Setup of job 8935:
// reuleaux
module reuleaux(input logic clk, input logic rst_n, input logic [2:0] colour,
                input logic [7:0] centre_x, input logic [6:0] centre_y, input logic [7:0] diameter,
                input logic start, output logic done,
                output logic [7:0] vga_x, output logic [6:0] vga_y,
                output logic [2:0] vga_colour, output logic vga_plot);
localparam RESET = 4'b0000;
localparam CIRCLE_1 = 4'b0001;
localparam CIRCLE_2 = 4'b0010;
localparam CIRCLE_3 = 4'b0011;
localparam DONE = 4'b0100;
logic [7:0] corner_x1, corner_y1, corner_x2, corner_y2, corner_x3, corner_y3;
logic circle_1_start, circle_2_start, circle_3_start, circle_1_done, circle_2_done, circle_3_done, circle_1_plot, circle_2_plot, circle_3_plot; 
logic [7:0] circle_1_x, circle_2_x, circle_3_x;
logic [6:0] circle_1_y, circle_2_y, circle_3_y;
logic [3:0] state, next_state;
logic [2:0] circle_1_colour_out, circle_2_colour_out, circle_3_colour_out;
assign vga_colour = colour; 
assign corner_x1 = centre_x + (diameter / 2); 
assign corner_y1 = centre_y + (((diameter * 978122)/564719)/6);
assign corner_x2 = centre_x - (diameter / 2);
assign corner_y2 = centre_y + (((diameter * 978122)/564719)/6);
assign corner_x3 = centre_x;
assign corner_y3 = centre_y - (((diameter * 978122)/564719)/3);
circle circle_1(.clk(clk), .rst_n(rst_n),  .colour(colour),
	.centre_x(corner_x1), .centre_y(corner_y1), .radius(diameter),
	 .start(circle_1_start), .done(circle_1_done), .vga_x(circle_1_x), .vga_y(circle_1_y), 
	.vga_colour(circle_1_colour_out), .vga_plot(circle_1_plot) );
circle circle_2(.clk(clk), .rst_n(rst_n),  .colour(colour),
	.centre_x(corner_x2), .centre_y(corner_y2), .radius(diameter),
	 .start(circle_2_start), .done(circle_2_done), .vga_x(circle_2_x), .vga_y(circle_2_y), 
	.vga_colour(circle_2_colour_out), .vga_plot(circle_2_plot) );
circle circle_3(.clk(clk), .rst_n(rst_n),  .colour(colour),
	.centre_x(corner_x3), .centre_y(corner_y3), .radius(diameter),
	 .start(circle_3_start), .done(circle_3_done), .vga_x(circle_3_x), .vga_y(circle_3_y), 
	.vga_colour(circle_3_colour_out), .vga_plot(circle_3_plot) );
always_comb begin 
	if (circle_1_plot ==1 
			&& $signed(circle_1_x) >= $signed(0) 
			&& $signed(circle_1_x) <= $signed(corner_x3) 
			&& (circle_1_y) >= (corner_y3) 
			&& (circle_1_y) <= (corner_y2) 
		) begin
		vga_x = circle_1_x;
		vga_y = circle_1_y;
  ...
Settings: LEC_CHECK=0, ABC_AREA=1, CAP_MARGIN=15, CELL_PAD_IN_SITES_DETAIL_PLACEMENT=1, CORE_ASPECT_RATIO=0.51, CORE_MARGIN=6, CORE_UTILIZATION=21, CTS_CLUSTER_DIAMETER=123, CTS_CLUSTER_SIZE=59, GPL_ROUTABILITY_DRIVEN=0, HOLD_SLACK_MARGIN=0.06, MAX_ROUTING_LAYER=met4, PLACE_DENSITY_LB_ADDON=0.27, SLEW_MARGIN=5; clock period 42.7 ns.
run.sh (not shown) runs the stock make flow with config.mk's settings and CLKGATE_MAP_FILE=.
Job 8935 finished every step from synthesis to the final layout, and the layout passed the timing, DRC and antenna checks.
[inputs] job 9188 vs job 8935
Settings: changing SLEW_MARGIN from 5 to 20; removing ABC_AREA (formerly 1); removing PLACE_DENSITY_LB_ADDON (formerly 0.27); removing CORE_ASPECT_RATIO (formerly 0.51); changing CAP_MARGIN from 15 to 20; removing MAX_ROUTING_LAYER (formerly met4); changing CORE_UTILIZATION from 21 to 40; changing CORE_MARGIN from 6 to 2; removing HOLD_SLACK_MARGIN (formerly 0.06); removing CTS_CLUSTER_DIAMETER (formerly 123); removing CELL_PAD_IN_SITES_DETAIL_PLACEMENT (formerly 1); removing GPL_ROUTABILITY_DRIVEN (formerly 0); removing CTS_CLUSTER_SIZE (formerly 59); changing the clock period (ns, I/O delays scaled along) from 42.7 to 33.4.
Results
Job 9188 went all the way through the flow, and no timing, DRC or antenna check failed.
Taking job 8935 as the reference, in job 9188 logic area climbed about 4.5%; total of clock buffers placed in the layout decreased by 1 relative to the old numbers.
Job 8935 has a higher setup slack of the worst register-to-register path than job 9188.
The lower layout buffering overhead excluding clock cells of job 8935 and job 9188 is in job 8935.
Input-level comparison between job 3465 and job 9188:
Settings: setting HOLD_SLACK_MARGIN to 0.07 for the first time; setting MAX_ROUTING_LAYER to met4 for the first time; setting CELL_PAD_IN_SITES_DETAIL_PLACEMENT to 1 for the first time; changing the clock period (ns, I/O delays scaled along) from 33.4 to 34.0.
==> comparison <==
Per the comparison of job 3465 with job 9188, number of standard cells in the final layout excluding fillers comparable, routed wire length higher, via count increased by 3.7% relative to the old numbers. Count of antenna diodes in the layout (lower): job 9188.
Setup changes, job 3465 to job 8232
Settings: MAX_ROUTING_LAYER removed (was met4); CORE_MARGIN changed from 2 to 10; TNS_END_PERCENT newly set to 5; CTS_CLUSTER_DIAMETER newly set to 324; CTS_CLUSTER_SIZE newly set to 99; CORE_ASPECT_RATIO newly set to 0.5; ABC_AREA newly set to 1; CAP_MARGIN changed from 20 to 5; HOLD_SLACK_MARGIN removed (was 0.07); CELL_PAD_IN_SITES_DETAIL_PLACEMENT removed (was 1); SETUP_SLACK_MARGIN newly set to -0.55.
[summary]
Job 8232 | stages: all done | timing, DRC, antenna: all pass. Job 8232 vs. job 3465: number of gates given a new drive strength after cts lost 9; area taken by flip-flops and latches neither gained nor lost much; time the final worst path needs with I/O delays and setup lost 550 ps; sum of met2 wire segment lengths after detailed routing lost about 4%. Going from job 3465 to job 8232, via count up about 8%, number of logic gates went up 624, number of filler cells placed in the layout decreased by 908 relative to the old numbers. Share of cell area taken by flip-flops and latches: job 8232 vs job 3465 down 0.21 points. Job 8232 vs job 3465: number of antenna cells inserted down.
diff inputs: job 8232 => job 5339
Settings: CORE_ASPECT_RATIO no longer set, was 0.5; SETUP_SLACK_MARGIN no longer set, was -0.55; CTS_CLUSTER_SIZE no longer set, was 99; CORE_MARGIN now 2, was 10; CTS_CLUSTER_DIAMETER no longer set, was 324; CORE_UTILIZATION now 65, was 40; the clock period (ns, I/O delays scaled along) now 22.1, was 34.0.
==> results <==
Going from job 8232 to job 5339, count of nets after finishing grew by more than 10%.
Layout buffering overhead excluding clock cells: lower on job 8232
Job 5339 vs job 8232 — total inserted antenna cells rose 4.
Job 5339 -> job 8232: post-synthesis area per instance flat
Layout checks on job 5339: not met. Flow itself completed; violations: negative setup slack.
For job 8232, the highest metal layer with signal wires was met4, unlike job 5339, where it was met5.
Job 5339 ends up with higher worst hold slack than job 8232 does.
Job 5339 falls short of job 8232 in least setup slack across all paths after layout.
Looking at detailed-routed wire length on met2 across job 8232 and job 5339, the one that comes out higher is job 8232.
Looking at flop-to-flop setup slack across job 8232 and job 5339, the one that comes out lower is job 5339.
Setup changes, job 5339 to job 9996
Settings: a change of CAP_MARGIN from 5 to 20; an added SETUP_SLACK_MARGIN of 5.0; a deleted TNS_END_PERCENT that had been 5; a deleted ABC_AREA that had been 1; a change of CORE_UTILIZATION from 65 to 61; a change of the clock period (ns, I/O delays scaled along) from 22.1 to 18.7.
Notes after the runs:
Delta(global-route wire length before repair, job 9996 - job 5339) > 0
In job 9996, clock-buffer cell count is lower than in job 5339.
[flow] job 9996 | stages: complete | final checks: fail | reason: negative setup slack
Status job 5339: flow complete, layout not clean - negative setup slack
[compare] base=job 5339 new=job 9996: met2 usage went up by 6.7 points, number of global-route vias before repair climbed about 2.3%, number of instances in the synthesized netlist fell 21%.

Starting RTL as in the previous note.
Design reuleaux, start of the top module:
module reuleaux(input logic clk, input logic rst_n, input logic [2:0] colour,
                input logic [7:0] centre_x, input logic [6:0] centre_y, input logic [7:0] diameter,
                input logic start, output logic done,
                output logic [7:0] vga_x, output logic [6:0] vga_y,
                output logic [2:0] vga_colour, output logic vga_plot);
clock: 42.7 ns
lec_check: 0
abc_area: 1
cap_margin: 15
cell_pad_in_sites_detail_placement: 1
core_aspect_ratio: 0.51
core_margin: 6
core_utilization: 64
cts_cluster_diameter: 123
cts_cluster_size: 59
hold_slack_margin: 0.19
max_routing_layer: met4
place_density_lb_addon: 0.27
slew_margin: 5
The starting point died in detailed placement (3_5_place_dp).
Next try:
CAP_MARGIN = 20   (was 15)
CELL_PAD_IN_SITES_DETAIL_PLACEMENT = not set   (was 1)
CORE_ASPECT_RATIO = not set   (was 0.51)
CORE_MARGIN = 2   (was 6)
CORE_UTILIZATION = 72   (was 64)
CTS_CLUSTER_DIAMETER = not set   (was 123)
CTS_CLUSTER_SIZE = not set   (was 59)
HOLD_SLACK_MARGIN = not set   (was 0.19)
MAX_ROUTING_LAYER = not set   (was met4)
PLACE_DENSITY_LB_ADDON = 0.21   (was 0.27)
SLEW_MARGIN = 20   (was 5)
clock period = 23.1 ns   (was 42.7 ns; I/O delays follow)
The new run ended with an error in global routing (5_1_grt) on GRT-0116.
Synthesized area does not change.
Die size drops by about a fifth.
Synthesized cell count does not change.
Next try:
ABC_AREA = not set   (was 1)
CORE_UTILIZATION = 61   (was 72)
PLACE_DENSITY_LB_ADDON = not set   (was 0.21)
SETUP_SLACK_MARGIN = 5.0   (was not set)
clock period = 20.3 ns   (was 23.1 ns; I/O delays follow)
What happened: The new run finished with negative setup slack left. Synthesized cell count fell by 21%. Die area rose by 14%. Synthesized area fell by about 3.2%.
Next try:
CORE_UTILIZATION = 68   (was 61)
SETUP_SLACK_MARGIN = -0.34   (was 5.0)
clock period = 24.4 ns   (was 20.3 ns; I/O delays follow)
=> The new run completed and failed the layout checks on negative setup slack. Routed wire length came out higher by about 13%. Via count came out higher by about 8%. Worst hold slack degrades by 0.014 ns. Global-route usage came out higher by 6.0 points. Clock skew is about the same. Core utilization came out higher by 7.6 points.

reuleaux again, from the RTL that the note above started with.
clock: 25.4 ns
lec_check: 0
abc_area: 1
cap_margin: 20
core_aspect_ratio: 0.92
core_margin: 8
core_utilization: 72
cts_cluster_diameter: 350
cts_cluster_size: 64
max_routing_layer: met4
place_density: 0.36
setup_slack_margin: 2.87
slew_margin: 20
The baseline never finished: it broke off in global routing (5_1_grt) (GRT-0232).
==> next run, changes <==
- ABC_AREA: 1 -> default
- CORE_ASPECT_RATIO: 0.92 -> default
- CORE_MARGIN: 8 -> 2
- CORE_UTILIZATION: 72 -> 40
- CTS_CLUSTER_DIAMETER: 350 -> default
- CTS_CLUSTER_SIZE: 64 -> default
- MAX_ROUTING_LAYER: met4 -> default
- PLACE_DENSITY: 0.36 -> default
- SETUP_SLACK_MARGIN: 2.87 -> default
- clock period: 25.4 -> 34.0 ns (I/O delays scaled with it)
What happened:
- The changed run passed the timing, DRC and antenna checks
- area after synthesis is lower by 3.2%
- synthesized cell count is lower by 21%
- die area is higher by 55%
==> next run, changes <==
- ABC_AREA: default -> 1
- CAP_MARGIN: 20 -> 0
- CELL_PAD_IN_SITES_DETAIL_PLACEMENT: default -> 1
- CELL_PAD_IN_SITES_GLOBAL_PLACEMENT: default -> 2
- CORE_ASPECT_RATIO: default -> 1.52
- CORE_UTILIZATION: 40 -> 51
- CTS_CLUSTER_DIAMETER: default -> 158
- GPL_ROUTABILITY_DRIVEN: default -> 1
- MIN_ROUTING_LAYER: default -> met2
- PLACE_DENSITY_LB_ADDON: default -> 0.11
- With this change the flow never finished: it broke off in global placement without I/O (3_1_place_gp_skip_io)
- die area came out lower by 19%
- synthesized area goes up by about 3.3%
- synthesized cell count rose by about 27%
==> next run, changes <==
- CAP_MARGIN: 0 -> 20
- CELL_PAD_IN_SITES_DETAIL_PLACEMENT: 1 -> default
- CELL_PAD_IN_SITES_GLOBAL_PLACEMENT: 2 -> default
- CORE_ASPECT_RATIO: 1.52 -> default
- CORE_MARGIN: 2 -> 10
- CORE_UTILIZATION: 51 -> 40
- CTS_CLUSTER_DIAMETER: 158 -> 74
- CTS_CLUSTER_SIZE: default -> 99
- GPL_ROUTABILITY_DRIVEN: 1 -> default
- MIN_ROUTING_LAYER: met2 -> default
- PLACE_DENSITY: default -> 0.86
- PLACE_DENSITY_LB_ADDON: 0.11 -> default
- SETUP_SLACK_MARGIN: default -> -0.55
- TNS_END_PERCENT: default -> 5
Effect: The changed run finished with timing, DRC and antenna clean; die area went up by 42%; area after synthesis stays the same; synthesized cell count stays the same.
==> next run, changes <==
- CORE_MARGIN: 10 -> 2
- CTS_CLUSTER_DIAMETER: 74 -> 324
- PLACE_DENSITY: 0.86 -> default
- TNS_END_PERCENT: 5 -> default
=> Maximum frequency hardly moves. Via count falls by a few percent. Hold slack stays flat. Routed wire length grows by a few percent. First-iteration DRC count decreases by a quarter to a third. Die area went down by roughly a tenth. Worst setup slack gets better by 0.054 ns.

Starting RTL as in the previous note.
// reuleaux
module reuleaux(input logic clk, input logic rst_n, input logic [2:0] colour,
                input logic [7:0] centre_x, input logic [6:0] centre_y, input logic [7:0] diameter,
                input logic start, output logic done,
                output logic [7:0] vga_x, output logic [6:0] vga_y,
                output logic [2:0] vga_colour, output logic vga_plot);
clock: 51.0 ns
lec_check: 0
cap_margin: 35
core_aspect_ratio: 1.99
core_margin: 2
core_utilization: 68
gpl_routability_driven: 0
min_routing_layer: met1
place_density: 0.5
setup_slack_margin: -2.0
slew_margin: 30
tns_end_percent: 70
The first run finished with timing, DRC and antenna clean.
Next try:
- CAP_MARGIN: 35 -> 20
- CORE_ASPECT_RATIO: 1.99 -> unset
- CORE_UTILIZATION: 68 -> 66
- GPL_ROUTABILITY_DRIVEN: 0 -> unset
- MIN_ROUTING_LAYER: met1 -> unset
- PLACE_DENSITY: 0.5 -> unset
- SETUP_SLACK_MARGIN: -2.0 -> -0.53
- SLEW_MARGIN: 30 -> 20
- TNS_END_PERCENT: 70 -> unset
- clock period: 51.0 -> 24.4 ns (I/O delays scaled with it)
After rerunning: The new run completed and failed the layout checks on setup timing. Count of clock-buffer cells in the layout does not change. Core utilization went up by 14 points. Global-route usage decreases by 2.3 points.

== raven ==
reuleaux again, from the RTL that the note above started with.
Settings: LEC_CHECK=0, ABC_AREA=1, CAP_MARGIN=5, CORE_ASPECT_RATIO=1.72, CORE_MARGIN=2, CORE_UTILIZATION=70, PLACE_DENSITY=0.65, SLEW_MARGIN=20, TNS_END_PERCENT=5; clock period 22.1 ns.
The layout from raven, despite a flow that completed every stage, fails the layout checks, with the failing checks listed as negative setup slack.
For ember, these inputs were changed with respect to raven:
Settings: CTS_CLUSTER_DIAMETER newly set to 341; CORE_ASPECT_RATIO removed (was 1.72); PLACE_DENSITY removed (was 0.65); CORE_UTILIZATION changed from 70 to 66; SETUP_SLACK_MARGIN newly set to 5.0; CAP_MARGIN changed from 5 to 20; the clock period (ns, I/O delays scaled along) changed from 22.1 to 18.5.
Findings:
In the tables for ember and raven, ratio of final minimum period to clock period reads lower with raven. Row met3 track demand over resource in global routing: ember lower / raven higher. Compare ember and raven | worst hold slack lower: ember. Between ember and raven, it is ember whose number of placed instances, taps included is higher, by 42. Global placer's final weighted congestion was higher in the run labelled raven. ember finished every stage; the final checks, however, were not passed, the failures being negative setup slack. Per the comparison of ember with raven, total number of cells along the worst setup path up 2, combinational share of cell area shows a reduction of 0.49 points.
## Diff of input files: cedar against ember
Settings: CTS_CLUSTER_DIAMETER removed (was 341); CORE_UTILIZATION changed from 66 to 53; SETUP_SLACK_MARGIN removed (was 5.0); TNS_END_PERCENT removed (was 5); ABC_AREA removed (was 1); the clock period (ns, I/O delays scaled along) changed from 18.5 to 17.5.
Notes after the runs:
The final report for cedar shows a completed flow and a layout that fails verification, specifically negative setup slack.
A worst setup path startpoint of diameter[2] is what cedar shows, while diameter[7] belongs to ember.
Taking ember as the reference, in cedar worst hold slack went up by 0.014 ns, synthesized area went down by 3.2%, mux contribution to synthesized area went up by 1.6 points, largest net degree at the start of global routing went up by 33, minimum setup slack in the final design went down by 1.64 ns.
cedar ended up with AND-OR/OR-AND gates as its largest family of logic cells by area; ember ended up with simple AND/OR/NAND/NOR gates.
Compared with ember, via count of the first global-routing pass in cedar decreased by a few percent.
What nickel does differently from cedar at the input level:
Settings: CORE_ASPECT_RATIO: unset -> 0.5; CORE_UTILIZATION: 53 -> 60; CORE_MARGIN: 2 -> 8; the clock period (ns, I/O delays scaled along): 17.5 -> 42.8.
==> comparison <==
Of nickel and cedar, only cedar fails to finish with a clean layout.
The flow for cedar finished, though final verification flagged negative setup slack.
cedar has lower sequential share of layout area than nickel.
On worst-case headroom to the max-slew limit, cedar loses to nickel.
cedar has lower relative area of clock buffers and inverters in the final design than nickel.
Between cedar and nickel, the flow reports net count of the finished layout decreasing by more than 10%.
Summary of nickel over cedar: number of fill cells barely changed; first-pass GRT wire length dropped about 15%; global-route usage over all layers dropped 5.4 points; layout-stage area growth over the synthesis result dropped 30 points.
nickel ended up with vga_x[3] as its capture point of the worst path; cedar ended up with vga_y[4].
Edits applied to the flow inputs when going from nickel to xenon:
Settings: setting PLACE_DENSITY_LB_ADDON to 0.0 for the first time; setting CTS_CLUSTER_DIAMETER to 221 for the first time; setting ABC_AREA to 1 for the first time; setting CTS_CLUSTER_SIZE to 97 for the first time; changing CORE_UTILIZATION from 60 to 30.
==> results <==
- What nickel reported for count of inverters other than clock inverters in the layout has to be multiplied by 2.8 to get the figure for xenon.
- Diff nickel -> xenon: width of the chip increased 140 µm; synthesized cell count increased by about 27% relative to the old numbers; global-route usage over all layers dropped 11 points; clock network latency to the later pin of the worst-skew pair climbed 0.05 ns.
- Per-cell routed wire length for xenon is lower than for nickel.
- met2 demand-to-capacity share in global routing is lower on xenon
- On design area, nickel beats xenon.
- Delta (xenon minus nickel): largest fanout of any net on the critical path grew by about 14%.
### xenon -> sierra
Settings: clearing ABC_AREA, which used to be 1; clearing CORE_ASPECT_RATIO, which used to be 0.5; clearing PLACE_DENSITY_LB_ADDON, which used to be 0.0; swapping 30 for 35 in CORE_UTILIZATION; swapping 8 for 2 in CORE_MARGIN; clearing CTS_CLUSTER_DIAMETER, which used to be 221; clearing CTS_CLUSTER_SIZE, which used to be 97; swapping 42.8 for 33.4 in the clock period (ns, I/O delays scaled along).
--- outcome ---
- Vias per cell (sierra over xenon): increase, 14%
- The clock skew in sierra sits 0.0055 ns below the value recorded for xenon.
- Lower share of cell area taken by multi-input logic gates was reported by xenon, not sierra.
- Per the comparison of sierra with xenon, number of ordinary and repair buffers in the finished layout up about 150%.
- Changes observed in sierra relative to xenon: final design utilization saw an increase, die boundary width saw a decrease, initial standard-cell utilization of the core saw an increase.
- The area growth from synthesis to final layout in sierra sits 2.1 points above the value recorded for xenon.
- Of sierra and xenon, it is sierra that has the higher register share after synthesis.
